## flow/run.sh

```bash
#!/bin/bash
# the make line also repeats each setting of config.mk as NAME=value (left out here)
make -C /OpenROAD-flow-scripts/flow DESIGN_CONFIG=/design/flow/config.mk WORK_HOME=/design/flow/orfs CLKGATE_MAP_FILE= finish
```

## flow/config.mk

```make
export PLATFORM = sky130hd
export DESIGN_NAME = alu
export DESIGN_NICKNAME = alu
export VERILOG_FILES = /design/flow/design.v
export SDC_FILE = /design/flow/constraint.sdc
export NUM_CORES = 4
export LEC_CHECK = 0
export ABC_AREA = 1
export CAP_MARGIN = 20
export CELL_PAD_IN_SITES_GLOBAL_PLACEMENT = 1
export CORE_MARGIN = 7
export CORE_UTILIZATION = 22
export CTS_CLUSTER_DIAMETER = 326
export CTS_CLUSTER_SIZE = 95
export GPL_TIMING_DRIVEN = 1
export MAX_ROUTING_LAYER = met4
export PLACE_DENSITY = 0.8
export SLEW_MARGIN = 5
export TNS_END_PERCENT = 25
```

## flow/constraint.sdc

```tcl
create_clock -name core_clock -period 12.9 [get_ports {i_clk}]
set_input_delay 2.5800 -clock core_clock [delete_from_list [all_inputs] [get_ports {i_clk}]]
set_output_delay 2.5800 -clock core_clock [all_outputs]
set_load 0.01 [all_outputs]
```

## flow/design.v

```verilog
module alu #(
	parameter DATA_WIDTH = 32,
	parameter INST_WIDTH = 4
)(
	input                   i_clk,
	input                   i_rst_n,
	input  [DATA_WIDTH-1:0] i_data_a,
	input  [DATA_WIDTH-1:0] i_data_b,
	input  [INST_WIDTH-1:0] i_inst,
	input                   i_valid,
	output [DATA_WIDTH-1:0] o_data,
	output                  o_overflow,
	output                  o_valid
);
	reg [DATA_WIDTH - 1:0] o_data_r, o_data_w;
	reg o_overflow_r, o_overflow_w;
	reg o_valid_r, o_valid_w;
	reg [2 * DATA_WIDTH - 1:0] o_mul_temp;
	integer i;
	assign o_data = o_data_r;
	assign o_overflow = o_overflow_r;
	assign o_valid = o_valid_r;
	always @(*) begin
		if (i_valid) begin
			case (i_inst)
				4'd0: begin
					o_data_w = i_data_a + i_data_b;
					if (i_data_a[DATA_WIDTH - 1] && i_data_b[DATA_WIDTH - 1] && ~o_data_w[DATA_WIDTH - 1]) begin
						o_overflow_w = 1;
					end
					else if (~i_data_a[DATA_WIDTH - 1] && ~i_data_b[DATA_WIDTH - 1] && o_data_w[DATA_WIDTH - 1]) begin
						o_overflow_w = 1;
					end
					else begin
						o_overflow_w = 0;
					end
					o_valid_w = 1;
				end
				4'd1: begin
					o_data_w = i_data_a - i_data_b;
					if (~i_data_a[DATA_WIDTH - 1] && i_data_b[DATA_WIDTH - 1] && o_data_w[DATA_WIDTH - 1]) begin
						o_overflow_w = 1;
					end
					else if (i_data_a[DATA_WIDTH - 1] && ~i_data_b[DATA_WIDTH - 1] && ~o_data_w[DATA_WIDTH - 1]) begin
						o_overflow_w = 1;
					end
					else begin
						o_overflow_w = 0;
					end
					o_valid_w = 1;
				end
				4'd2: begin
					o_data_w = i_data_a * i_data_b;
					if ((i_data_a[DATA_WIDTH - 1] == i_data_b[DATA_WIDTH - 1]) && o_data_w[DATA_WIDTH - 1]) begin
						o_overflow_w = 1;
					end
					else if ((i_data_a[DATA_WIDTH - 1] != i_data_b[DATA_WIDTH - 1]) && ~o_data_w[DATA_WIDTH - 1]) begin
						o_overflow_w = 1;
					end
					else begin
						o_overflow_w = 0;
					end
					o_valid_w = 1;
				end
				4'd3: begin
					if (~i_data_a[DATA_WIDTH - 1] && i_data_b[DATA_WIDTH - 1]) begin
						o_data_w = i_data_a;
					end
					else if (i_data_a[DATA_WIDTH - 1] && ~i_data_b[DATA_WIDTH - 1]) begin
						o_data_w = i_data_b;
					end
					else if (i_data_a > i_data_b) begin
						o_data_w = i_data_a;
					end
					else begin
						o_data_w = i_data_b;
					end
					o_overflow_w = 0;
					o_valid_w = 1;
				end
				4'd4: begin
					if (~i_data_a[DATA_WIDTH - 1] && i_data_b[DATA_WIDTH - 1]) begin
						o_data_w = i_data_b;
					end
					else if (i_data_a[DATA_WIDTH - 1] && ~i_data_b[DATA_WIDTH - 1]) begin
						o_data_w = i_data_a;
					end
					else if (i_data_a < i_data_b) begin
						o_data_w = i_data_a;
					end
					else begin
						o_data_w = i_data_b;
					end
					o_overflow_w = 0;
					o_valid_w = 1;
				end
				4'd5: begin
					{o_overflow_w, o_data_w} = i_data_a + i_data_b;
					o_valid_w = 1;
				end
				4'd6: begin
					o_data_w = i_data_a - i_data_b;
					if (i_data_a < i_data_b) begin
						o_overflow_w = 1;
					end
					else begin
						o_overflow_w = 0;
					end
					o_valid_w = 1;
				end
				4'd7: begin
					o_mul_temp = i_data_a * i_data_b;
					o_overflow_w = 0;
					for (i = DATA_WIDTH; i < 2 * DATA_WIDTH; i = i + 1) begin
						if (o_mul_temp[i]) begin
							o_overflow_w = 1;
						end
					end
					o_data_w = o_mul_temp[DATA_WIDTH - 1:0];
					o_valid_w = 1;
				end
				4'd8: begin
					if (i_data_a > i_data_b) begin
						o_data_w = i_data_a;
					end
					else begin
						o_data_w = i_data_b;
					end
					o_overflow_w = 0;
					o_valid_w = 1;
				end
				4'd9: begin
					if (i_data_a < i_data_b) begin
						o_data_w = i_data_a;
					end
					else begin
						o_data_w = i_data_b;
					end
					o_overflow_w = 0;
					o_valid_w = 1;
				end
				4'd10: begin
					o_data_w = i_data_a & i_data_b;
					o_overflow_w = 0;
					o_valid_w = 1;
				end
				4'd11: begin
					o_data_w = i_data_a | i_data_b;
					o_overflow_w = 0;
					o_valid_w = 1;
				end
				4'd12: begin
					o_data_w = (i_data_a & ~i_data_b) | (~i_data_a & i_data_b);
					o_overflow_w = 0;
					o_valid_w = 1;
				end
				4'd13: begin
					o_data_w = ~i_data_a;
					o_overflow_w = 0;
					o_valid_w = 1;
				end
				4'd14: begin
					for (i = 0; i < DATA_WIDTH; i = i + 1) begin
						o_data_w[i] = i_data_a[DATA_WIDTH - 1 - i];
					end
					o_overflow_w = 0;
					o_valid_w = 1;
				end
				default: begin
					o_overflow_w = 0;
					o_data_w = 0;
					o_valid_w = 1;
				end
			endcase
		end
		else begin
			o_overflow_w = 0;
			o_data_w = 0;
			o_valid_w = 0;
		end
	end
	always @(posedge i_clk or negedge i_rst_n) begin
		if (~i_rst_n) begin
			o_data_r <= 0;
			o_overflow_r <= 0;
			o_valid_r <= 0;
		end
		else begin
			o_data_r <= o_data_w;
			o_overflow_r <= o_overflow_w;
			o_valid_r <= o_valid_w;
		end
	end
endmodule
```

==> results of run 1 <==
metal layers:
layer | track usage [%] | up-vias
met5 | - | -
met2 | 28.20 | 1707
met1 | 23.18 | 21200
met3 | 2.176 | 328
li1 | - | 19240
met4 | 6.066 | 0
cell type report:
| class | count | area, um2 |
|---|---|---|
| Fill cell | 23180 | 157200 |
| Multi-Input combinational cell | 4293 | 35900 |
| Inverter | 2073 | 7781 |
| Tap cell | 2788 | 3488 |
| Timing Repair Buffer | 230 | 1809 |
| Sequential cell | 34 | 850.8 |
| Clock buffer | 5 | 125.1 |
| Clock inverter | 3 | 68.82 |
| Antenna cell | 12 | 30.03 |
per-stage QoR:
step	std cells	hold slack, ns	area (um2)
after floorplan	6751	2.284	45920
after global placement	9416	2.797	49780
after detailed placement	9416	2.810	49780
after CTS	9424	2.461	49970
after global routing	9436	2.163	50050
final	9438	2.143	50050
==> flow_summary.html, run 1 <==
<h2>Implementation results</h2>
<table>
<tr><th>Metric</th><th>Value</th></tr>
<tr><th colspan="2">Placed design</th></tr>
<tr><td>Count of buffers from port buffering</td><td>104</td></tr>
<tr><td>Estimated wirelength of the detail-placed design</td><td>161.8 mm</td></tr>
<tr><td>Worst slack at placement</td><td>1.449 ns</td></tr>
<tr><td>Routability cong.</td><td>0.9976</td></tr>
<tr><th colspan="2">Outcome</th></tr>
<tr><td>Run status</td><td>timing/DRC/antenna clean</td></tr>
<tr><th colspan="2">Global routing</th></tr>
<tr><td>Number of antenna violations at the first check in global routing</td><td>14</td></tr>
<tr><td>Aggregate global-route resource usage</td><td>17.64%</td></tr>
<tr><td>Number of global-route vias before repair</td><td>44220</td></tr>
<tr><td>Largest net degree at the start of global routing</td><td>60</td></tr>
<tr><td>Congestion Overflow GR</td><td>0</td></tr>
<tr><td>Global-route wire length before repair</td><td>290.1 mm</td></tr>
<tr><th colspan="2">Clocking</th></tr>
<tr><td>Clk Tree Root Cell</td><td>sky130_fd_sc_hd__clkbuf_16</td></tr>
<tr><td>Cells resized by post-CTS repair</td><td>0</td></tr>
<tr><td>CTS Buf Count</td><td>5</td></tr>
<tr><td>Level count of the clock H-tree</td><td>2</td></tr>
<tr><td>Setup Buffers After CTS</td><td>0</td></tr>
<tr><td>CTS sink cnt</td><td>34</td></tr>
<tr><td>Maximum count of clock buffers along a single path</td><td>2</td></tr>
<tr><td>Clock-pin slew reported for the worst setup and hold paths after clock tree synthesis</td><td>0.08 ns</td></tr>
<tr><td>Clock tree from TritonCTS</td><td>yes</td></tr>
<tr><td>CTS Hold Bufs</td><td>0</td></tr>
<tr><th colspan="2">Timing</th></tr>
<tr><td>Slew at the pin closest to its max-slew limit</td><td>1.213 ns</td></tr>
<tr><td>Number of hold violations in the final report</td><td>0</td></tr>
<tr><td>Minimum period implied by the final worst setup slack</td><td>11.04 ns</td></tr>
<tr><td>Final Setup Violations</td><td>0</td></tr>
<tr><td>RSZ-0062 raised after global routing</td><td>no</td></tr>
<tr><td>Total negative slack</td><td>0 ns</td></tr>
<tr><td>Max Fclk</td><td>90.56 MHz</td></tr>
<tr><td>Max transition margin</td><td>18.89%</td></tr>
<tr><td>Period utilization</td><td>85.60%</td></tr>
<tr><td>Final setup margin</td><td>1.857 ns</td></tr>
<tr><td>Final-report max-slew violation count</td><td>0</td></tr>
<tr><th colspan="2">Synthesis</th></tr>
<tr><td>Simple-gate portion of the synthesized area</td><td>19.68%</td></tr>
<tr><td>Top post-synthesis cells by area</td><td>sky130_fd_sc_hd__fa_1 (39%), sky130_fd_sc_hd__inv_1 (17%), sky130_fd_sc_hd__nand2_1 (14%)</td></tr>
<tr><td>Share of synthesized area spent on multiplexers</td><td>0%</td></tr>
<tr><td>Most repeated cell in the gate-level netlist after synthesis</td><td>sky130_fd_sc_hd__inv_1</td></tr>
<tr><td>Number of enable-type register cells in the synthesized netlist</td><td>0</td></tr>
<tr><td>Count of cell types in the netlist</td><td>62</td></tr>
<tr><td>Synthesized net count</td><td>8081</td></tr>
<tr><td>Cell count after synthesis</td><td>6751</td></tr>
<tr><td>Top cells by count, synth</td><td>sky130_fd_sc_hd__inv_1 (2057), sky130_fd_sc_hd__nand2_1 (1703), sky130_fd_sc_hd__fa_1 (898), sky130_fd_sc_hd__ha_1 (361), sky130_fd_sc_hd__nor2_1 (303)</td></tr>
<tr><td>Number of warnings printed during yosys synthesis</td><td>1</td></tr>
<tr><td>Xor and xnor fraction of the mapped netlist area</td><td>0.2670%</td></tr>
<tr><td>Share of the synthesized area in the top cell type</td><td>39.15%</td></tr>
<tr><td>Netlist Area Pre-Place</td><td>45920 um2</td></tr>
<tr><td>Post-synthesis sequential element count</td><td>34</td></tr>
<tr><td>Sequential element share of the synthesized area</td><td>1.853%</td></tr>
<tr><td>Dominant register cell</td><td>sky130_fd_sc_hd__dfrtp_1</td></tr>
<tr><td>Prevailing logic family in the synthesized netlist</td><td>adder cells</td></tr>
<tr><td>Cell type contributing the most total cell area after synthesis</td><td>sky130_fd_sc_hd__fa_1</td></tr>
<tr><td>Post-Syn Area per Cell</td><td>6.802 um2</td></tr>
<tr><td>Fa+ha+maj area frac</td><td>48.99%</td></tr>
<tr><td># Cells Yosys</td><td>6751</td></tr>
<tr><td>Complex-gate fraction of the synthesized area</td><td>9.207%</td></tr>
<tr><td>Share of synthesized registers carrying an async set or reset</td><td>100.0%</td></tr>
<tr><td>Yosys stat chip area</td><td>45920 um2</td></tr>
<tr><th colspan="2">Finish</th></tr>
<tr><td>Nets</td><td>7967</td></tr>
<tr><td>Core utilization of the finished layout</td><td>24.15%</td></tr>
<tr><td>Layout overhead on the synthesized area</td><td>9.000%</td></tr>
<tr><th colspan="2">Critical path</th></tr>
<tr><td>Crit-path most repeated cell</td><td>sky130_fd_sc_hd__fa_1</td></tr>
<tr><td>Critical path class</td><td>in -&gt; reg</td></tr>
<tr><td>Highest cell delay on the worst timing path</td><td>1.10 ns</td></tr>
<tr><td>Crit path from</td><td>i_data_b[10]</td></tr>
<tr><td>Nature of the critical path startpoint</td><td>input port</td></tr>
<tr><td>Endpoint kind of the worst setup timing path</td><td>flip-flop</td></tr>
<tr><td>Data required time at the worst endpoint</td><td>13.12 ns</td></tr>
<tr><td>Buffer-and-inverter tally for the worst setup path</td><td>7</td></tr>
<tr><td>Capturing element of the worst setup path</td><td>o_data_r[26]</td></tr>
<tr><td>Count of cell instances traversed by the critical path</td><td>28</td></tr>
<tr><td>Data arrival time of the critical path</td><td>11.26 ns</td></tr>
<tr><td>Master of the slowest instance on the critical path</td><td>sky130_fd_sc_hd__clkdlybuf4s50_1</td></tr>
<tr><td>CP Max Fanout</td><td>10</td></tr>
<tr><td>CP top delay family</td><td>adder cells</td></tr>
<tr><th colspan="2">Flow run</th></tr>
<tr><td>Number of maximum-capacitance constraint violations</td><td>0</td></tr>
<tr><td>Log Warnings</td><td>92</td></tr>
<tr><th colspan="2">Floorplanning</th></tr>
<tr><td>Total Die Area</td><td>221700 um2</td></tr>
<tr><td>Height of the die</td><td>470.9 um</td></tr>
<tr><td>Core area</td><td>207300 um2</td></tr>
<tr><td>Number of rows in the core area</td><td>167</td></tr>
<tr><td>I/O pin total</td><td>105</td></tr>
<tr><td>Starting utilization of the core area</td><td>22.15%</td></tr>
<tr><td>Horizontal die size</td><td>470.9 um</td></tr>
<tr><th colspan="2">Drt</th></tr>
<tr><td>Total Wirelength</td><td>194.7 mm</td></tr>
<tr><td>Met3 WL post-DR</td><td>13.85 mm</td></tr>
<tr><td>Detailed route wirelength on metal2</td><td>88.06 mm</td></tr>
<tr><td>Number of detailed-routing iterations run before antenna repair</td><td>8</td></tr>
<tr><td>Top Layer Used</td><td>met4</td></tr>
<tr><td>Post-detailed-route via-to-cell ratio</td><td>4.501</td></tr>
<tr><td>DRC violations left</td><td>0</td></tr>
<tr><td>Count of nets left with antenna violations after detail routing</td><td>0</td></tr>
<tr><td>Number of DRC violations after detailed-routing iteration 0</td><td>3997</td></tr>
<tr><td>Post-detailed-route wirelength per cell</td><td>20.63 um</td></tr>
<tr><td>Detailed-route wire length on metal 1</td><td>84.29 mm</td></tr>
<tr><td>Total number of vias</td><td>42480</td></tr>
<tr><th colspan="2">Worst hold path</th></tr>
<tr><td>Path category of the worst min-delay check</td><td>in -&gt; async</td></tr>
</table>
==> run 2: changes to the inputs <==
- ABC_AREA: 1 -> 0
- CELL_PAD_IN_SITES_GLOBAL_PLACEMENT: 1 -> 0
- CORE_UTILIZATION: 22 -> 72
- CTS_CLUSTER_DIAMETER: 326 -> 33
- MAX_ROUTING_LAYER: met4 -> not set
- PLACE_DENSITY: 0.8 -> not set
- SETUP_SLACK_MARGIN: not set -> 1.82
- SLEW_MARGIN: 5 -> 20
- clock period: 12.9 -> 6.88 ns (I/O delays scaled with it)
==> flow_summary.html, run 2 <==
<h2>Synthesis and place &amp; route</h2>
<table>
<tr><th>Metric</th><th>Value</th></tr>
<tr><th colspan="2">Synthesis</th></tr>
<tr><td>Sequential element share of the synthesized area</td><td>2.121% (+0.27 points)</td></tr>
<tr><td>Cell count after synthesis</td><td>4961 (-27%)</td></tr>
<tr><td>Top post-synthesis cells by area</td><td>sky130_fd_sc_hd__fa_1 (45%), sky130_fd_sc_hd__ha_1 (11%), sky130_fd_sc_hd__inv_1 (9.1%)</td></tr>
<tr><td>Share of the synthesized area in the top cell type</td><td>44.82% (+5.7 points)</td></tr>
<tr><td>Number of enable-type register cells in the synthesized netlist</td><td>0 (unchanged)</td></tr>
<tr><td>Dominant register cell</td><td>sky130_fd_sc_hd__dfrtp_1</td></tr>
<tr><td>Post-synthesis sequential element count</td><td>34 (unchanged)</td></tr>
<tr><td>Prevailing logic family in the synthesized netlist</td><td>adder cells</td></tr>
<tr><td>Count of cell types in the netlist</td><td>79 (+27%)</td></tr>
<tr><td>Synthesized net count</td><td>6291 (-22%)</td></tr>
<tr><td>Xor and xnor fraction of the mapped netlist area</td><td>1.376% (+1.1 points)</td></tr>
<tr><td>Netlist Area Pre-Place</td><td>40110 um2 (-13%)</td></tr>
<tr><td>Post-Syn Area per Cell</td><td>8.084 um2 (+19%)</td></tr>
<tr><td>Fa+ha+maj area frac</td><td>56.09% (+7.1 points)</td></tr>
<tr><td># Cells Yosys</td><td>4961 (-27%)</td></tr>
<tr><td>Share of synthesized registers carrying an async set or reset</td><td>100.0% (unchanged)</td></tr>
<tr><td>Yosys stat chip area</td><td>40110 um2 (-13%)</td></tr>
<tr><td>Number of warnings printed during yosys synthesis</td><td>1 (unchanged)</td></tr>
<tr><td>Simple-gate portion of the synthesized area</td><td>15.29% (-4.4 points)</td></tr>
<tr><td>Most repeated cell in the gate-level netlist after synthesis</td><td>sky130_fd_sc_hd__inv_1</td></tr>
<tr><td>Complex-gate fraction of the synthesized area</td><td>12.55% (+3.3 points)</td></tr>
<tr><td>Share of synthesized area spent on multiplexers</td><td>0.2558% (+0.26 points)</td></tr>
<tr><td>Cell type contributing the most total cell area after synthesis</td><td>sky130_fd_sc_hd__fa_1</td></tr>
<tr><td>Top cells by count, synth</td><td>sky130_fd_sc_hd__inv_1 (967), sky130_fd_sc_hd__nor2_1 (929), sky130_fd_sc_hd__fa_1 (898), sky130_fd_sc_hd__nand2_1 (390), sky130_fd_sc_hd__ha_1 (361)</td></tr>
<tr><th colspan="2">Floorplanning</th></tr>
<tr><td>Core area</td><td>55090 um2 (-73%)</td></tr>
<tr><td>Starting utilization of the core area</td><td>72.80% (+51 points)</td></tr>
<tr><td>Horizontal die size</td><td>250.0 um (-47%)</td></tr>
<tr><td>I/O pin total</td><td>105 (unchanged)</td></tr>
<tr><td>Number of rows in the core area</td><td>86 (-49%)</td></tr>
<tr><td>Height of the die</td><td>250.0 um (-47%)</td></tr>
<tr><td>Total Die Area</td><td>62510 um2 (-72%)</td></tr>
<tr><th colspan="2">Placed design</th></tr>
<tr><td>Count of buffers from port buffering</td><td>104 (unchanged)</td></tr>
<tr><td>Post-place instance area</td><td>47850 um2 (-3.9%)</td></tr>
<tr><td>Worst slack at placement</td><td>-3.386 ns (-4.835 ns)</td></tr>
<tr><td>Estimated wirelength of the detail-placed design</td><td>145.6 mm (-10%)</td></tr>
<tr><td>Routability cong.</td><td>1.191 (+19%)</td></tr>
<tr><th colspan="2">Outcome</th></tr>
<tr><td>Run status</td><td>stopped before the end</td></tr>
<tr><td>First error</td><td>[ERROR GRT-0116] Global routing finished with congestion. Check the congestion regions in the DRC Viewer.</td></tr>
<tr><td>Failing step</td><td>5_1_grt</td></tr>
<tr><th colspan="2">Global routing</th></tr>
<tr><td>Aggregate global-route resource usage</td><td>79.54%</td></tr>
<tr><td>Congestion Overflow GR</td><td>452</td></tr>
<tr><th colspan="2">Clocking</th></tr>
<tr><td>CTS Hold Bufs</td><td>0 (unchanged)</td></tr>
<tr><td>Clk Tree Root Cell</td><td>sky130_fd_sc_hd__clkbuf_16</td></tr>
<tr><td>CTS sink cnt</td><td>34 (unchanged)</td></tr>
<tr><td>Maximum count of clock buffers along a single path</td><td>2 (unchanged)</td></tr>
<tr><td>Level count of the clock H-tree</td><td>2 (unchanged)</td></tr>
<tr><td>CTS Buf Count</td><td>5 (unchanged)</td></tr>
</table>
==> run 2: metal layers <==
metal | GRT overflow | global-route usage [%]
met1 | 20 | 76.92
met2 | 232 | 92.91
met3 | 23 | 70.42
met4 | 176 | 81.15
met5 | 1 | 35.69
==> run 2: what timing repair did <==
action,4_1_cts
endpoints found under the hold margin,0
resized,498
gates cloned,11
setup buffers,68
endpoints found under the setup margin,33
pin swaps,125
==> run 2: through the flow <==
step           utilization, %  instances
2_1_floorplan               -       4961
3_3_place_gp            86.85       6233
3_5_place_dp            86.85       6233
4_1_cts                 90.73       6320
==> run 3: changes to the inputs <==
- ABC_AREA: 0 -> not set
- CELL_PAD_IN_SITES_GLOBAL_PLACEMENT: 0 -> not set
- CORE_MARGIN: 7 -> 2
- CORE_UTILIZATION: 72 -> 61
- CTS_CLUSTER_DIAMETER: 33 -> 211
- CTS_CLUSTER_SIZE: 95 -> 97
- GPL_TIMING_DRIVEN: 1 -> not set
- PLACE_DENSITY: not set -> 0.36
- SETUP_SLACK_MARGIN: 1.82 -> not set
- TNS_END_PERCENT: 25 -> not set
- clock period: 6.88 -> 7.49 ns (I/O delays scaled with it)
==> flow_summary.html, run 3 <==
<h2>Implementation results</h2>
<table>
<tr><th>Metric</th><th>Value</th></tr>
<tr><th colspan="2">Clocking</th></tr>
<tr><td>Clk Tree Root Cell</td><td>sky130_fd_sc_hd__clkbuf_16</td></tr>
<tr><td>Clock tree from TritonCTS</td><td>yes</td></tr>
<tr><td>Maximum count of clock buffers along a single path</td><td>2 (unchanged)</td></tr>
<tr><td>CTS Hold Bufs</td><td>0 (unchanged)</td></tr>
<tr><td>Level count of the clock H-tree</td><td>2 (unchanged)</td></tr>
<tr><td>CTS Buf Count</td><td>5 (unchanged)</td></tr>
<tr><td>Clock-pin slew reported for the worst setup and hold paths after clock tree synthesis</td><td>0.06 ns</td></tr>
<tr><td>CTS sink cnt</td><td>34 (unchanged)</td></tr>
<tr><th colspan="2">Worst hold path</th></tr>
<tr><td>Path category of the worst min-delay check</td><td>in -&gt; async</td></tr>
<tr><th colspan="2">Synthesis</th></tr>
<tr><td>Top post-synthesis cells by area</td><td>sky130_fd_sc_hd__fa_1 (45%), sky130_fd_sc_hd__ha_1 (11%), sky130_fd_sc_hd__inv_1 (9.1%)</td></tr>
<tr><td>Cell count after synthesis</td><td>4961 (unchanged)</td></tr>
<tr><td>Cell type contributing the most total cell area after synthesis</td><td>sky130_fd_sc_hd__fa_1</td></tr>
<tr><td>Share of synthesized registers carrying an async set or reset</td><td>100.0% (unchanged)</td></tr>
<tr><td>Post-Syn Area per Cell</td><td>8.084 um2 (unchanged)</td></tr>
<tr><td>Yosys stat chip area</td><td>40110 um2 (unchanged)</td></tr>
<tr><td>Number of enable-type register cells in the synthesized netlist</td><td>0 (unchanged)</td></tr>
<tr><td>Fa+ha+maj area frac</td><td>56.09% (unchanged)</td></tr>
<tr><td>Prevailing logic family in the synthesized netlist</td><td>adder cells</td></tr>
<tr><td>Xor and xnor fraction of the mapped netlist area</td><td>1.376% (unchanged)</td></tr>
<tr><td>Complex-gate fraction of the synthesized area</td><td>12.55% (unchanged)</td></tr>
<tr><td>Top cells by count, synth</td><td>sky130_fd_sc_hd__inv_1 (967), sky130_fd_sc_hd__nor2_1 (929), sky130_fd_sc_hd__fa_1 (898), sky130_fd_sc_hd__nand2_1 (390), sky130_fd_sc_hd__ha_1 (361)</td></tr>
<tr><td>Synthesized net count</td><td>6291 (unchanged)</td></tr>
<tr><td>Simple-gate portion of the synthesized area</td><td>15.29% (unchanged)</td></tr>
<tr><td>Count of cell types in the netlist</td><td>79 (unchanged)</td></tr>
<tr><td>Most repeated cell in the gate-level netlist after synthesis</td><td>sky130_fd_sc_hd__inv_1</td></tr>
<tr><td>Number of warnings printed during yosys synthesis</td><td>1 (unchanged)</td></tr>
<tr><td>Sequential element share of the synthesized area</td><td>2.121% (unchanged)</td></tr>
<tr><td>Post-synthesis sequential element count</td><td>34 (unchanged)</td></tr>
<tr><td>Share of the synthesized area in the top cell type</td><td>44.82% (unchanged)</td></tr>
<tr><td>Netlist Area Pre-Place</td><td>40110 um2 (unchanged)</td></tr>
<tr><td>Share of synthesized area spent on multiplexers</td><td>0.2558% (unchanged)</td></tr>
<tr><td>Dominant register cell</td><td>sky130_fd_sc_hd__dfrtp_1</td></tr>
<tr><td># Cells Yosys</td><td>4961 (unchanged)</td></tr>
<tr><th colspan="2">Critical path</th></tr>
<tr><td>Endpoint kind of the worst setup timing path</td><td>flip-flop</td></tr>
<tr><td>Master of the slowest instance on the critical path</td><td>sky130_fd_sc_hd__nor2_1</td></tr>
<tr><td>Data required time at the worst endpoint</td><td>7.65 ns</td></tr>
<tr><td>Count of cell instances traversed by the critical path</td><td>31</td></tr>
<tr><td>Crit path from</td><td>i_data_b[10]</td></tr>
<tr><td>CP Max Fanout</td><td>8</td></tr>
<tr><td>Critical path class</td><td>in -&gt; reg</td></tr>
<tr><td>Buffer-and-inverter tally for the worst setup path</td><td>8</td></tr>
<tr><td>Capturing element of the worst setup path</td><td>o_overflow_r</td></tr>
<tr><td>Nature of the critical path startpoint</td><td>input port</td></tr>
<tr><td>CP top delay family</td><td>adder cells</td></tr>
<tr><td>Highest cell delay on the worst timing path</td><td>0.66 ns</td></tr>
<tr><td>Data arrival time of the critical path</td><td>9.94 ns</td></tr>
<tr><th colspan="2">Timing</th></tr>
<tr><td>Period utilization</td><td>130.7%</td></tr>
<tr><td>Total negative slack</td><td>-27.12 ns</td></tr>
<tr><td>Max transition margin</td><td>25.80%</td></tr>
<tr><td>Minimum period implied by the final worst setup slack</td><td>9.786 ns</td></tr>
<tr><td>Number of hold violations in the final report</td><td>0</td></tr>
<tr><td>Slew at the pin closest to its max-slew limit</td><td>1.110 ns</td></tr>
<tr><td>Worst slack on hold paths</td><td>1.628 ns</td></tr>
<tr><td>Final Setup Violations</td><td>21</td></tr>
<tr><td>Final-report max-slew violation count</td><td>0</td></tr>
<tr><td>Final setup margin</td><td>-2.296 ns</td></tr>
<tr><td>RSZ-0062 raised after global routing</td><td>yes</td></tr>
<tr><td>Max Fclk</td><td>102.2 MHz</td></tr>
<tr><th colspan="2">Drt</th></tr>
<tr><td>Total Wirelength</td><td>204.0 mm</td></tr>
<tr><td>Number of detailed-routing iterations run before antenna repair</td><td>12</td></tr>
<tr><td>Count of nets left with antenna violations after detail routing</td><td>0</td></tr>
<tr><td>Post-detailed-route wirelength per cell</td><td>31.16 um</td></tr>
<tr><td>Total number of vias</td><td>43830</td></tr>
<tr><td>Post-detailed-route via-to-cell ratio</td><td>6.694</td></tr>
<tr><td>DRC violations left</td><td>0</td></tr>
<tr><td>Number of DRC violations after detailed-routing iteration 0</td><td>6906</td></tr>
<tr><th colspan="2">Flow run</th></tr>
<tr><td>Log Warnings</td><td>98</td></tr>
<tr><td>Number of maximum-capacitance constraint violations</td><td>0</td></tr>
<tr><th colspan="2">Placed design</th></tr>
<tr><td>Post-place instance area</td><td>48570 um2 (+1.5%)</td></tr>
<tr><td>Estimated wirelength of the detail-placed design</td><td>141.0 mm (-3.1%)</td></tr>
<tr><td>Routability cong.</td><td>1.105 (-7.2%)</td></tr>
<tr><td>Count of buffers from port buffering</td><td>104 (unchanged)</td></tr>
<tr><td>Worst slack at placement</td><td>-2.572 ns (+0.8139 ns)</td></tr>
<tr><th colspan="2">Finish</th></tr>
<tr><td>Fin area</td><td>52300 um2</td></tr>
<tr><td>Nets</td><td>6982</td></tr>
<tr><td>Layout overhead on the synthesized area</td><td>30.39%</td></tr>
<tr><th colspan="2">Global routing</th></tr>
<tr><td>Congestion Overflow GR</td><td>0</td></tr>
<tr><td>Global-route wire length before repair</td><td>279.3 mm</td></tr>
<tr><td>Number of antenna violations at the first check in global routing</td><td>27</td></tr>
<tr><td>Number of global-route vias before repair</td><td>44050</td></tr>
<tr><td>Largest net degree at the start of global routing</td><td>59</td></tr>
<tr><td>Aggregate global-route resource usage</td><td>57.27%</td></tr>
<tr><th colspan="2">Floorplanning</th></tr>
<tr><td>Horizontal die size</td><td>260.4 um (+4.2%)</td></tr>
<tr><td>Starting utilization of the core area</td><td>61.33% (-11 points)</td></tr>
<tr><td>Height of the die</td><td>260.4 um (+4.2%)</td></tr>
<tr><td>I/O pin total</td><td>105 (unchanged)</td></tr>
<tr><td>Number of rows in the core area</td><td>94 (+9.3%)</td></tr>
<tr><td>Total Die Area</td><td>67810 um2 (+8.5%)</td></tr>
<tr><td>Core area</td><td>65390 um2 (+19%)</td></tr>
<tr><th colspan="2">Outcome</th></tr>
<tr><td>Layout violations</td><td>setup timing</td></tr>
<tr><td>Run status</td><td>complete, but fails checks</td></tr>
</table>
## run 3: per-stage QoR
stage | std cells | utilization (%)
3_3_place_gp | 6408 | 74.27
5_1_grt | 6526 | 79.89
4_1_cts | 6497 | 78.96
6_report | 6547 | 79.97
3_5_place_dp | 6408 | 74.27
2_1_floorplan | 4961 | -
## run 3: final cells by class
cell class              count  area, um2
diodes                     30      75.07
clock buffers               5      125.1
clock inverters             3      40.04
fillers                  4039      13100
inverters                 994       3925
multi-input cells        3615      36540
flip-flops and latches     34      850.8
well taps                 864       1081
repair buffers            998       9615
repair inverters            4      40.04
## run 3: timing repair
item                                   in CTS  in global routing
pin swaps                                 171                 96
gates resized                             664                133
buffers inserted                           77                 31
cloned                                     13                  0
setup endpoints to repair                  22                 21
endpoints found under the hold margin       0                  0
## run 3: layer usage
| metal | global-route usage (%) | up-vias | part of all wire, % | wire length [um] |
|---|---|---|---|---|
| li1 | - | 16850 | - | - |
| met5 | 3.063 | - | 0.36 | 728 |
| met1 | 62.79 | 20810 | 30 | 60960 |
| met3 | 27.73 | 1762 | 17 | 35680 |
| met4 | 53.67 | 29 | 13 | 26890 |
| met2 | 80.76 | 4372 | 39 | 79710 |
==> run 4: changes to the inputs <==
- CELL_PAD_IN_SITES_GLOBAL_PLACEMENT: not set -> 1
- CORE_MARGIN: 2 -> 7
- CORE_UTILIZATION: 61 -> 22
- CTS_CLUSTER_DIAMETER: 211 -> 315
- CTS_CLUSTER_SIZE: 97 -> 95
- GPL_TIMING_DRIVEN: not set -> 0
- PLACE_DENSITY: 0.36 -> 0.82
- SETUP_SLACK_MARGIN: not set -> -1.27
- SLEW_MARGIN: 20 -> 5
- TNS_END_PERCENT: not set -> 25
- clock period: 7.49 -> 12.9 ns (I/O delays scaled with it)
==> flow_summary.html, run 4 <==
<h2>Implementation results</h2>
<table>
<tr><th>Metric</th><th>Value</th></tr>
<tr><th colspan="2">Synthesis</th></tr>
<tr><td>Share of the synthesized area in the top cell type</td><td>44.82% (unchanged)</td></tr>
<tr><td>Fa+ha+maj area frac</td><td>56.09% (unchanged)</td></tr>
<tr><td>Number of warnings printed during yosys synthesis</td><td>1 (unchanged)</td></tr>
<tr><td>Sequential element share of the synthesized area</td><td>2.121% (unchanged)</td></tr>
<tr><td>Simple-gate portion of the synthesized area</td><td>15.29% (unchanged)</td></tr>
<tr><td>Top cells by count, synth</td><td>sky130_fd_sc_hd__inv_1 (967), sky130_fd_sc_hd__nor2_1 (929), sky130_fd_sc_hd__fa_1 (898), sky130_fd_sc_hd__nand2_1 (390), sky130_fd_sc_hd__ha_1 (361)</td></tr>
<tr><td>Count of cell types in the netlist</td><td>79 (unchanged)</td></tr>
<tr><td>Cell type contributing the most total cell area after synthesis</td><td>sky130_fd_sc_hd__fa_1</td></tr>
<tr><td>Share of synthesized area spent on multiplexers</td><td>0.2558% (unchanged)</td></tr>
<tr><td>Most repeated cell in the gate-level netlist after synthesis</td><td>sky130_fd_sc_hd__inv_1</td></tr>
<tr><td>Cell count after synthesis</td><td>4961 (unchanged)</td></tr>
<tr><td>Post-Syn Area per Cell</td><td>8.084 um2 (unchanged)</td></tr>
<tr><td>Xor and xnor fraction of the mapped netlist area</td><td>1.376% (unchanged)</td></tr>
<tr><td>Prevailing logic family in the synthesized netlist</td><td>adder cells</td></tr>
<tr><td>Yosys stat chip area</td><td>40110 um2 (unchanged)</td></tr>
<tr><td># Cells Yosys</td><td>4961 (unchanged)</td></tr>
<tr><td>Complex-gate fraction of the synthesized area</td><td>12.55% (unchanged)</td></tr>
<tr><td>Synthesized net count</td><td>6291 (unchanged)</td></tr>
<tr><td>Share of synthesized registers carrying an async set or reset</td><td>100.0% (unchanged)</td></tr>
<tr><td>Number of enable-type register cells in the synthesized netlist</td><td>0 (unchanged)</td></tr>
<tr><td>Top post-synthesis cells by area</td><td>sky130_fd_sc_hd__fa_1 (45%), sky130_fd_sc_hd__ha_1 (11%), sky130_fd_sc_hd__inv_1 (9.1%)</td></tr>
<tr><td>Dominant register cell</td><td>sky130_fd_sc_hd__dfrtp_1</td></tr>
<tr><td>Netlist Area Pre-Place</td><td>40110 um2 (unchanged)</td></tr>
<tr><td>Post-synthesis sequential element count</td><td>34 (unchanged)</td></tr>
<tr><th colspan="2">Critical path</th></tr>
<tr><td>Data arrival time of the critical path</td><td>14.53 ns (+4.59 ns)</td></tr>
<tr><td>Data required time at the worst endpoint</td><td>13.07 ns (+5.42 ns)</td></tr>
<tr><td>CP top delay family</td><td>adder cells</td></tr>
<tr><td>Capturing element of the worst setup path</td><td>o_overflow_r</td></tr>
<tr><td>Nature of the critical path startpoint</td><td>input port</td></tr>
<tr><td>Buffer-and-inverter tally for the worst setup path</td><td>6 (-2)</td></tr>
<tr><td>Count of cell instances traversed by the critical path</td><td>27 (-13%)</td></tr>
<tr><td>Crit-path most repeated cell</td><td>sky130_fd_sc_hd__fa_1</td></tr>
<tr><td>Highest cell delay on the worst timing path</td><td>0.82 ns (+0.16 ns)</td></tr>
<tr><td>Endpoint kind of the worst setup timing path</td><td>flip-flop</td></tr>
<tr><td>Master of the slowest instance on the critical path</td><td>sky130_fd_sc_hd__clkinv_1</td></tr>
<tr><td>Critical path class</td><td>in -&gt; reg</td></tr>
<tr><td>CP Max Fanout</td><td>10 (+2)</td></tr>
<tr><td>Crit path from</td><td>i_data_b[3]</td></tr>
<tr><th colspan="2">Clocking</th></tr>
<tr><td>CTS Hold Bufs</td><td>0 (unchanged)</td></tr>
<tr><td>Clock-pin slew reported for the worst setup and hold paths after clock tree synthesis</td><td>0.07 ns (about the same)</td></tr>
<tr><td>Level count of the clock H-tree</td><td>2 (unchanged)</td></tr>
<tr><td>Clk Tree Root Cell</td><td>sky130_fd_sc_hd__clkbuf_16</td></tr>
<tr><td>Clock tree from TritonCTS</td><td>yes</td></tr>
<tr><td>CTS sink cnt</td><td>34 (unchanged)</td></tr>
<tr><td>CTS Buf Count</td><td>5 (unchanged)</td></tr>
<tr><td>Maximum count of clock buffers along a single path</td><td>2 (unchanged)</td></tr>
<tr><th colspan="2">Drt</th></tr>
<tr><td>Total number of vias</td><td>38490 (-12%)</td></tr>
<tr><td>Post-detailed-route wirelength per cell</td><td>28.18 um (-9.5%)</td></tr>
<tr><td>Number of detailed-routing iterations run before antenna repair</td><td>7 (-5)</td></tr>
<tr><td>Number of DRC violations after detailed-routing iteration 0</td><td>4624 (-33%)</td></tr>
<tr><td>Count of nets left with antenna violations after detail routing</td><td>0 (unchanged)</td></tr>
<tr><td>DRC violations left</td><td>0 (unchanged)</td></tr>
<tr><td>Total Wirelength</td><td>211.1 mm (+3.5%)</td></tr>
<tr><td>Detailed route wirelength on metal2</td><td>89.38 mm (+12%)</td></tr>
<tr><td>Met3 WL post-DR</td><td>21.54 mm (-40%)</td></tr>
<tr><td>Post-detailed-route via-to-cell ratio</td><td>5.138 (-23%)</td></tr>
<tr><td>Top Layer Used</td><td>met5</td></tr>
<tr><td>Detailed-route wire length on metal 1</td><td>83.52 mm (+37%)</td></tr>
<tr><th colspan="2">Finish</th></tr>
<tr><td>Layout overhead on the synthesized area</td><td>12.14%</td></tr>
<tr><td>Fill cell count</td><td>19810 (+390%)</td></tr>
<tr><td>Final std cells w/o fill</td><td>7491 (+14%)</td></tr>
<tr><td>Nets</td><td>6442 (-7.7%)</td></tr>
<tr><th colspan="2">Floorplanning</th></tr>
<tr><td>Number of rows in the core area</td><td>156 (+66%)</td></tr>
<tr><td>Starting utilization of the core area</td><td>22.17% (-39 points)</td></tr>
<tr><td>Height of the die</td><td>441.0 um (+69%)</td></tr>
<tr><td>I/O pin total</td><td>105 (unchanged)</td></tr>
<tr><td>Core area</td><td>180900 um2 (+180%)</td></tr>
<tr><td>Horizontal die size</td><td>441.0 um (+69%)</td></tr>
<tr><td>Total Die Area</td><td>194500 um2 (+190%)</td></tr>
<tr><th colspan="2">Flow run</th></tr>
<tr><td>Log Warnings</td><td>92 (-6.1%)</td></tr>
<tr><td>Number of maximum-capacitance constraint violations</td><td>0 (unchanged)</td></tr>
<tr><th colspan="2">Outcome</th></tr>
<tr><td>Run status</td><td>complete, but fails checks</td></tr>
<tr><td>Layout violations</td><td>setup timing</td></tr>
<tr><th colspan="2">Worst hold path</th></tr>
<tr><td>Path category of the worst min-delay check</td><td>in -&gt; async</td></tr>
<tr><th colspan="2">Timing</th></tr>
<tr><td>Period utilization</td><td>111.3% (-19 points)</td></tr>
<tr><td>Max Fclk</td><td>69.64 MHz</td></tr>
<tr><td>Number of hold violations in the final report</td><td>0 (unchanged)</td></tr>
<tr><td>Final-report max-slew violation count</td><td>0 (unchanged)</td></tr>
<tr><td>Slew at the pin closest to its max-slew limit</td><td>1.308 ns (+0.1985 ns)</td></tr>
<tr><td>Final Setup Violations</td><td>4 (-81%)</td></tr>
<tr><td>Max transition margin</td><td>12.50% (-13 points)</td></tr>
<tr><td>Final setup margin</td><td>-1.460 ns (+0.8364 ns)</td></tr>
<tr><td>Minimum period implied by the final worst setup slack</td><td>14.36 ns</td></tr>
<tr><th colspan="2">Global routing</th></tr>
<tr><td>Aggregate global-route resource usage</td><td>21.33% (-36 points)</td></tr>
<tr><td>Number of antenna violations at the first check in global routing</td><td>18 (-33%)</td></tr>
<tr><td>Global-route wire length before repair</td><td>298.6 mm (+6.9%)</td></tr>
<tr><td>Number of global-route vias before repair</td><td>39870 (-9.5%)</td></tr>
<tr><td>Largest net degree at the start of global routing</td><td>35 (-41%)</td></tr>
<tr><td>Congestion Overflow GR</td><td>0 (unchanged)</td></tr>
<tr><th colspan="2">Placed design</th></tr>
<tr><td>Worst slack at placement</td><td>-1.914 ns (+0.6583 ns)</td></tr>
<tr><td>Estimated wirelength of the detail-placed design</td><td>178.3 mm (+26%)</td></tr>
<tr><td>Routability cong.</td><td>1.064 (-3.8%)</td></tr>
<tr><td>Placed Instances</td><td>7471 (+17%)</td></tr>
<tr><td>Count of buffers from port buffering</td><td>103 (-0.96%)</td></tr>
</table>
[run 4: through the flow]
stage,cell area (um2),hold WS [ns],util [%],setup TNS [ns]
2_1_floorplan,40110,2.284,-,0
3_3_place_gp,44100,3.140,24.37,-5.960
3_5_place_dp,44670,2.753,24.69,-3.552
4_1_cts,44870,2.414,24.80,-1.471
5_1_grt,44970,2.445,24.85,-1.886
6_report,44970,2.367,24.86,-2.060
[run 4: area by class of cell]
| cell class | count | area (um2) | share of cell area, % |
|---|---|---|---|
| Clock inverter | 3 | 68.82 | 0.1530 |
| Clock buffer | 5 | 125.1 | 0.2782 |
| Antenna cell | 8 | 20.02 | 0.04451 |
| Tap cell | 2370 | 2965 | 6.593 |
| Buffer | 314 | 1201 | 2.671 |
| Sequential cell | 34 | 850.8 | 1.892 |
| Inverter | 994 | 3735 | 8.304 |
| Timing Repair Buffer | 148 | 1678 | 3.731 |
| Multi-Input combinational cell | 3615 | 34330 | 76.33 |
[run 4: what timing repair did]
action                     CTS  global route
resized                      1             4
setup buffers                0             3
setup endpoints to repair    1             1
[run 4: per-layer routing]
metal | track usage, % | vias up
met5 | 0 | -
met4 | 12.66 | 8
met3 | 4.980 | 597
met2 | 32.06 | 2377
met1 | 27.88 | 19790
li1 | - | 15720
==> run 5: changes to the inputs <==
- ABC_AREA: not set -> 1
- CELL_PAD_IN_SITES_GLOBAL_PLACEMENT: 1 -> 0
- CORE_UTILIZATION: 22 -> 72
- CTS_CLUSTER_DIAMETER: 315 -> 33
- GPL_TIMING_DRIVEN: 0 -> 1
- PLACE_DENSITY: 0.82 -> not set
- PLACE_DENSITY_LB_ADDON: not set -> 0.2
- SETUP_SLACK_MARGIN: -1.27 -> -0.61
- SLEW_MARGIN: 5 -> 35
- clock period: 12.9 -> 6.67 ns (I/O delays scaled with it)
==> flow_summary.html, run 5 <==
<h2>Synthesis and place &amp; route</h2>
<table>
<tr><th>Metric</th><th>Value</th></tr>
<tr><th colspan="2">Outcome</th></tr>
<tr><td>Run status</td><td>stopped before the end</td></tr>
<tr><td>Failing step</td><td>5_1_grt</td></tr>
<tr><td>First error</td><td>[ERROR GRT-0116] Global routing finished with congestion. Check the congestion regions in the DRC Viewer.</td></tr>
<tr><th colspan="2">Synthesis</th></tr>
<tr><td>Prevailing logic family in the synthesized netlist</td><td>adder cells</td></tr>
<tr><td>Top post-synthesis cells by area</td><td>sky130_fd_sc_hd__fa_1 (39%), sky130_fd_sc_hd__inv_1 (17%), sky130_fd_sc_hd__nand2_1 (14%)</td></tr>
<tr><td>Complex-gate fraction of the synthesized area</td><td>9.207% (-3.3 points)</td></tr>
<tr><td>Synthesized net count</td><td>8081 (+28%)</td></tr>
<tr><td>Dominant register cell</td><td>sky130_fd_sc_hd__dfrtp_1</td></tr>
<tr><td>Cell type contributing the most total cell area after synthesis</td><td>sky130_fd_sc_hd__fa_1</td></tr>
<tr><td>Yosys stat chip area</td><td>45920 um2 (+14%)</td></tr>
<tr><td>Cell count after synthesis</td><td>6751 (+36%)</td></tr>
<tr><td>Most repeated cell in the gate-level netlist after synthesis</td><td>sky130_fd_sc_hd__inv_1</td></tr>
<tr><td>Top cells by count, synth</td><td>sky130_fd_sc_hd__inv_1 (2057), sky130_fd_sc_hd__nand2_1 (1703), sky130_fd_sc_hd__fa_1 (898), sky130_fd_sc_hd__ha_1 (361), sky130_fd_sc_hd__nor2_1 (303)</td></tr>
<tr><td>Sequential element share of the synthesized area</td><td>1.853% (-0.27 points)</td></tr>
<tr><td>Netlist Area Pre-Place</td><td>45920 um2 (+14%)</td></tr>
<tr><td>Number of warnings printed during yosys synthesis</td><td>1 (unchanged)</td></tr>
<tr><td>Xor and xnor fraction of the mapped netlist area</td><td>0.2670% (-1.1 points)</td></tr>
<tr><td>Count of cell types in the netlist</td><td>62 (-22%)</td></tr>
<tr><td>Fa+ha+maj area frac</td><td>48.99% (-7.1 points)</td></tr>
<tr><td>Post-synthesis sequential element count</td><td>34 (unchanged)</td></tr>
<tr><td>Share of the synthesized area in the top cell type</td><td>39.15% (-5.7 points)</td></tr>
<tr><td>Post-Syn Area per Cell</td><td>6.802 um2 (-16%)</td></tr>
<tr><td>Share of synthesized area spent on multiplexers</td><td>0% (-0.26 points)</td></tr>
<tr><td>Simple-gate portion of the synthesized area</td><td>19.68% (+4.4 points)</td></tr>
<tr><td># Cells Yosys</td><td>6751 (+36%)</td></tr>
<tr><td>Number of enable-type register cells in the synthesized netlist</td><td>0 (unchanged)</td></tr>
<tr><td>Share of synthesized registers carrying an async set or reset</td><td>100.0% (unchanged)</td></tr>
<tr><th colspan="2">Floorplanning</th></tr>
<tr><td>Core area</td><td>63080 um2 (-65%)</td></tr>
<tr><td>I/O pin total</td><td>105 (unchanged)</td></tr>
<tr><td>Number of rows in the core area</td><td>92 (-41%)</td></tr>
<tr><td>Horizontal die size</td><td>266.5 um (-40%)</td></tr>
<tr><td>Starting utilization of the core area</td><td>72.79% (+51 points)</td></tr>
<tr><td>Height of the die</td><td>266.5 um (-40%)</td></tr>
<tr><td>Total Die Area</td><td>71040 um2 (-63%)</td></tr>
<tr><th colspan="2">Placed design</th></tr>
<tr><td>Worst slack at placement</td><td>-2.402 ns (-0.4883 ns)</td></tr>
<tr><td>Count of buffers from port buffering</td><td>104 (+0.97%)</td></tr>
<tr><td>Routability cong.</td><td>1.167 (+9.8%)</td></tr>
<tr><td>Estimated wirelength of the detail-placed design</td><td>162.8 mm (-8.7%)</td></tr>
<tr><td>Placed Instances</td><td>7992 (+7.0%)</td></tr>
<tr><th colspan="2">Clocking</th></tr>
<tr><td>Clk Tree Root Cell</td><td>sky130_fd_sc_hd__clkbuf_16</td></tr>
<tr><td>Maximum count of clock buffers along a single path</td><td>2 (unchanged)</td></tr>
<tr><td>CTS sink cnt</td><td>34 (unchanged)</td></tr>
<tr><td>CTS Hold Bufs</td><td>0 (unchanged)</td></tr>
<tr><td>CTS Buf Count</td><td>5 (unchanged)</td></tr>
<tr><td>Level count of the clock H-tree</td><td>2 (unchanged)</td></tr>
<tr><th colspan="2">Global routing</th></tr>
<tr><td>Congestion Overflow GR</td><td>93</td></tr>
<tr><td>Aggregate global-route resource usage</td><td>72.23%</td></tr>
</table>
[run 5: per-stage QoR]
step | cell area (um2) | util (%)
after floorplan | 46700 | -
after detailed placement | 52240 | 82.81
after global placement | 52240 | 82.81
after CTS | 53840 | 85.35
[run 5: repair_timing]
action / in CTS
gates resized: 463
gates cloned: 8
endpoints found under the setup margin: 24
setup buffers: 39
pin swaps: 172
[run 5: routing by layer]
layer,GRT usage (%),GRT overflow
met3,56.74,0
met1,71.69,0
met5,28.88,0
met2,89.70,64
met4,70.46,29
==> run 6: changes to the inputs <==
- ABC_AREA: 1 -> not set
- CELL_PAD_IN_SITES_GLOBAL_PLACEMENT: 0 -> not set
- CORE_MARGIN: 7 -> 2
- CORE_UTILIZATION: 72 -> 68
- CTS_CLUSTER_DIAMETER: 33 -> not set
- CTS_CLUSTER_SIZE: 95 -> not set
- GPL_TIMING_DRIVEN: 1 -> not set
- MAX_ROUTING_LAYER: not set -> met4
- PLACE_DENSITY_LB_ADDON: 0.2 -> not set
- SETUP_SLACK_MARGIN: -0.61 -> -0.56
- SLEW_MARGIN: 35 -> 20
- TNS_END_PERCENT: 25 -> not set
- clock period: 6.67 -> 7.47 ns (I/O delays scaled with it)
==> flow_summary.html, run 6 <==
<h2>Synthesis and place &amp; route</h2>
<table>
<tr><th>Metric</th><th>Value</th></tr>
<tr><th colspan="2">Outcome</th></tr>
<tr><td>First error</td><td>[ERROR GRT-0116] Global routing finished with congestion. Check the congestion regions in the DRC Viewer.</td></tr>
<tr><td>Failing step</td><td>5_1_grt</td></tr>
<tr><td>Run status</td><td>stopped before the end</td></tr>
<tr><th colspan="2">Floorplanning</th></tr>
<tr><td>I/O pin total</td><td>105 (unchanged)</td></tr>
<tr><td>Starting utilization of the core area</td><td>68.34% (-4.5 points)</td></tr>
<tr><td>Horizontal die size</td><td>246.9 um (-7.4%)</td></tr>
<tr><td>Number of rows in the core area</td><td>89 (-3.3%)</td></tr>
<tr><td>Total Die Area</td><td>60940 um2 (-14%)</td></tr>
<tr><td>Height of the die</td><td>246.9 um (-7.4%)</td></tr>
<tr><td>Core area</td><td>58690 um2 (-7.0%)</td></tr>
<tr><th colspan="2">Synthesis</th></tr>
<tr><td>Netlist Area Pre-Place</td><td>40110 um2 (-13%)</td></tr>
<tr><td>Cell count after synthesis</td><td>4961 (-27%)</td></tr>
<tr><td>Post-Syn Area per Cell</td><td>8.084 um2 (+19%)</td></tr>
<tr><td>Top post-synthesis cells by area</td><td>sky130_fd_sc_hd__fa_1 (45%), sky130_fd_sc_hd__ha_1 (11%), sky130_fd_sc_hd__inv_1 (9.1%)</td></tr>
<tr><td>Count of cell types in the netlist</td><td>79 (+27%)</td></tr>
<tr><td>Complex-gate fraction of the synthesized area</td><td>12.55% (+3.3 points)</td></tr>
<tr><td>Number of enable-type register cells in the synthesized netlist</td><td>0 (unchanged)</td></tr>
<tr><td>Xor and xnor fraction of the mapped netlist area</td><td>1.376% (+1.1 points)</td></tr>
<tr><td>Share of the synthesized area in the top cell type</td><td>44.82% (+5.7 points)</td></tr>
<tr><td>Prevailing logic family in the synthesized netlist</td><td>adder cells</td></tr>
<tr><td># Cells Yosys</td><td>4961 (-27%)</td></tr>
<tr><td>Post-synthesis sequential element count</td><td>34 (unchanged)</td></tr>
<tr><td>Yosys stat chip area</td><td>40110 um2 (-13%)</td></tr>
<tr><td>Synthesized net count</td><td>6291 (-22%)</td></tr>
<tr><td>Sequential element share of the synthesized area</td><td>2.121% (+0.27 points)</td></tr>
<tr><td>Cell type contributing the most total cell area after synthesis</td><td>sky130_fd_sc_hd__fa_1</td></tr>
<tr><td>Number of warnings printed during yosys synthesis</td><td>1 (unchanged)</td></tr>
<tr><td>Share of synthesized area spent on multiplexers</td><td>0.2558% (+0.26 points)</td></tr>
<tr><td>Top cells by count, synth</td><td>sky130_fd_sc_hd__inv_1 (967), sky130_fd_sc_hd__nor2_1 (929), sky130_fd_sc_hd__fa_1 (898), sky130_fd_sc_hd__nand2_1 (390), sky130_fd_sc_hd__ha_1 (361)</td></tr>
<tr><td>Simple-gate portion of the synthesized area</td><td>15.29% (-4.4 points)</td></tr>
<tr><td>Fa+ha+maj area frac</td><td>56.09% (+7.1 points)</td></tr>
<tr><td>Dominant register cell</td><td>sky130_fd_sc_hd__dfrtp_1</td></tr>
<tr><td>Share of synthesized registers carrying an async set or reset</td><td>100.0% (unchanged)</td></tr>
<tr><td>Most repeated cell in the gate-level netlist after synthesis</td><td>sky130_fd_sc_hd__inv_1</td></tr>
<tr><th colspan="2">Placed design</th></tr>
<tr><td>Worst slack at placement</td><td>-2.718 ns (-0.3159 ns)</td></tr>
<tr><td>Estimated wirelength of the detail-placed design</td><td>146.4 mm (-10%)</td></tr>
<tr><td>Routability cong.</td><td>1.202 (+2.9%)</td></tr>
<tr><td>Post-place instance area</td><td>48390 um2 (-7.4%)</td></tr>
<tr><td>Count of buffers from port buffering</td><td>104 (unchanged)</td></tr>
<tr><th colspan="2">Clocking</th></tr>
<tr><td>CTS Buf Count</td><td>5 (unchanged)</td></tr>
<tr><td>CTS Hold Bufs</td><td>0 (unchanged)</td></tr>
<tr><td>Clk Tree Root Cell</td><td>sky130_fd_sc_hd__clkbuf_16</td></tr>
<tr><td>Level count of the clock H-tree</td><td>2 (unchanged)</td></tr>
<tr><td>CTS sink cnt</td><td>34 (unchanged)</td></tr>
<tr><td>Maximum count of clock buffers along a single path</td><td>2 (unchanged)</td></tr>
<tr><th colspan="2">Global routing</th></tr>
<tr><td>Congestion Overflow GR</td><td>475</td></tr>
<tr><td>Aggregate global-route resource usage</td><td>81.20%</td></tr>
</table>
## run 6: stage by stage
step / cells / util (%)
floorplan: 4961 / -
global placement: 6315 / 82.46
detailed placement: 6315 / 82.46
CTS: 6400 / 86.37
## run 6: what timing repair did
| action | in CTS |
|---|---|
| setup endpoints to repair | 20 |
| gates cloned | 10 |
| setup buffers | 99 |
| resized | 572 |
| pin swaps | 153 |
## run 6: routing by layer
layer,GRT overflow,global-route usage (%)
met5,-,-
met1,11,80.39
met4,149,79.11
met3,15,63.98
met2,300,96.18
==> run 7: changes to the inputs <==
- CELL_PAD_IN_SITES_GLOBAL_PLACEMENT: not set -> 0
- CORE_MARGIN: 2 -> 3
- CORE_UTILIZATION: 68 -> 72
- CTS_CLUSTER_DIAMETER: not set -> 358
- CTS_CLUSTER_SIZE: not set -> 37
- GPL_TIMING_DRIVEN: not set -> 1
- MAX_ROUTING_LAYER: met4 -> not set
- PLACE_DENSITY: not set -> 0.62
- SETUP_SLACK_MARGIN: -0.56 -> -0.61
- SLEW_MARGIN: 20 -> 5
- TNS_END_PERCENT: not set -> 25
- clock period: 7.47 -> 9.4 ns (I/O delays scaled with it)
==> flow_summary.html, run 7 <==
<h2>Synthesis and place &amp; route</h2>
<table>
<tr><th>Metric</th><th>Value</th></tr>
<tr><th colspan="2">Synthesis</th></tr>
<tr><td>Dominant register cell</td><td>sky130_fd_sc_hd__dfrtp_1</td></tr>
<tr><td>Share of the synthesized area in the top cell type</td><td>44.82% (unchanged)</td></tr>
<tr><td>Fa+ha+maj area frac</td><td>56.09% (unchanged)</td></tr>
<tr><td>Cell count after synthesis</td><td>4961 (unchanged)</td></tr>
<tr><td>Count of cell types in the netlist</td><td>79 (unchanged)</td></tr>
<tr><td>Cell type contributing the most total cell area after synthesis</td><td>sky130_fd_sc_hd__fa_1</td></tr>
<tr><td>Netlist Area Pre-Place</td><td>40110 um2 (unchanged)</td></tr>
<tr><td>Most repeated cell in the gate-level netlist after synthesis</td><td>sky130_fd_sc_hd__inv_1</td></tr>
<tr><td>Share of synthesized area spent on multiplexers</td><td>0.2558% (unchanged)</td></tr>
<tr><td>Share of synthesized registers carrying an async set or reset</td><td>100.0% (unchanged)</td></tr>
<tr><td>Post-Syn Area per Cell</td><td>8.084 um2 (unchanged)</td></tr>
<tr><td>Sequential element share of the synthesized area</td><td>2.121% (unchanged)</td></tr>
<tr><td>Simple-gate portion of the synthesized area</td><td>15.29% (unchanged)</td></tr>
<tr><td>Complex-gate fraction of the synthesized area</td><td>12.55% (unchanged)</td></tr>
<tr><td>Number of enable-type register cells in the synthesized netlist</td><td>0 (unchanged)</td></tr>
<tr><td>Number of warnings printed during yosys synthesis</td><td>1 (unchanged)</td></tr>
<tr><td>Top post-synthesis cells by area</td><td>sky130_fd_sc_hd__fa_1 (45%), sky130_fd_sc_hd__ha_1 (11%), sky130_fd_sc_hd__inv_1 (9.1%)</td></tr>
<tr><td>Yosys stat chip area</td><td>40110 um2 (unchanged)</td></tr>
<tr><td>Post-synthesis sequential element count</td><td>34 (unchanged)</td></tr>
<tr><td>Prevailing logic family in the synthesized netlist</td><td>adder cells</td></tr>
<tr><td>Synthesized net count</td><td>6291 (unchanged)</td></tr>
<tr><td>Top cells by count, synth</td><td>sky130_fd_sc_hd__inv_1 (967), sky130_fd_sc_hd__nor2_1 (929), sky130_fd_sc_hd__fa_1 (898), sky130_fd_sc_hd__nand2_1 (390), sky130_fd_sc_hd__ha_1 (361)</td></tr>
<tr><td># Cells Yosys</td><td>4961 (unchanged)</td></tr>
<tr><td>Xor and xnor fraction of the mapped netlist area</td><td>1.376% (unchanged)</td></tr>
<tr><th colspan="2">Floorplanning</th></tr>
<tr><td>Number of rows in the core area</td><td>85 (-4.5%)</td></tr>
<tr><td>Starting utilization of the core area</td><td>73.65% (+5.3 points)</td></tr>
<tr><td>Height of the die</td><td>242.0 um (-2.0%)</td></tr>
<tr><td>Total Die Area</td><td>58570 um2 (-3.9%)</td></tr>
<tr><td>Core area</td><td>54450 um2 (-7.2%)</td></tr>
<tr><td>Horizontal die size</td><td>242.0 um (-2.0%)</td></tr>
<tr><td>I/O pin total</td><td>105 (unchanged)</td></tr>
<tr><th colspan="2">Placed design</th></tr>
<tr><td>Estimated wirelength of the detail-placed design</td><td>146.3 mm (about the same)</td></tr>
<tr><td>Routability cong.</td><td>1.182 (-1.6%)</td></tr>
<tr><td>Count of buffers from port buffering</td><td>104 (unchanged)</td></tr>
<tr><th colspan="2">Clocking</th></tr>
<tr><td>CTS Hold Bufs</td><td>0 (unchanged)</td></tr>
<tr><td>Level count of the clock H-tree</td><td>2 (unchanged)</td></tr>
<tr><td>CTS Buf Count</td><td>5 (unchanged)</td></tr>
<tr><td>Maximum count of clock buffers along a single path</td><td>2 (unchanged)</td></tr>
<tr><td>Clk Tree Root Cell</td><td>sky130_fd_sc_hd__clkbuf_16</td></tr>
<tr><td>CTS sink cnt</td><td>34 (unchanged)</td></tr>
<tr><th colspan="2">Outcome</th></tr>
<tr><td>Failing step</td><td>5_1_grt</td></tr>
<tr><td>Run status</td><td>stopped before the end</td></tr>
<tr><td>First error</td><td>[ERROR GRT-0232] Routing congestion too high. Check the congestion heatmap in the GUI.</td></tr>
<tr><th colspan="2">Global routing</th></tr>
<tr><td>Congestion Overflow GR</td><td>5</td></tr>
<tr><td>Aggregate global-route resource usage</td><td>69.63%</td></tr>
</table>
## run 7: layer usage
layer / track usage, % / overflow
met1: 72.91 / 0
met2: 87.15 / 0
met3: 50.49 / 0
met4: 65.54 / 5
met5: 23.94 / 0
## run 7: timing repair
action / 4_1_cts
setup endpoints to repair: 1
cloned: 1
resized: 85
pin swaps: 15
setup buffers: 5
## run 7: through the flow
step / worst slack, ns / setup TNS [ns] / instances / instance area, um2
after global placement: -1.166 / -3.921 / 6198 / 47320
after CTS: -0.6089 / -0.9714 / 6207 / 47660
after floorplan: -0.4489 / -0.4489 / 4961 / 40110
after detailed placement: -1.216 / -5.257 / 6198 / 47320
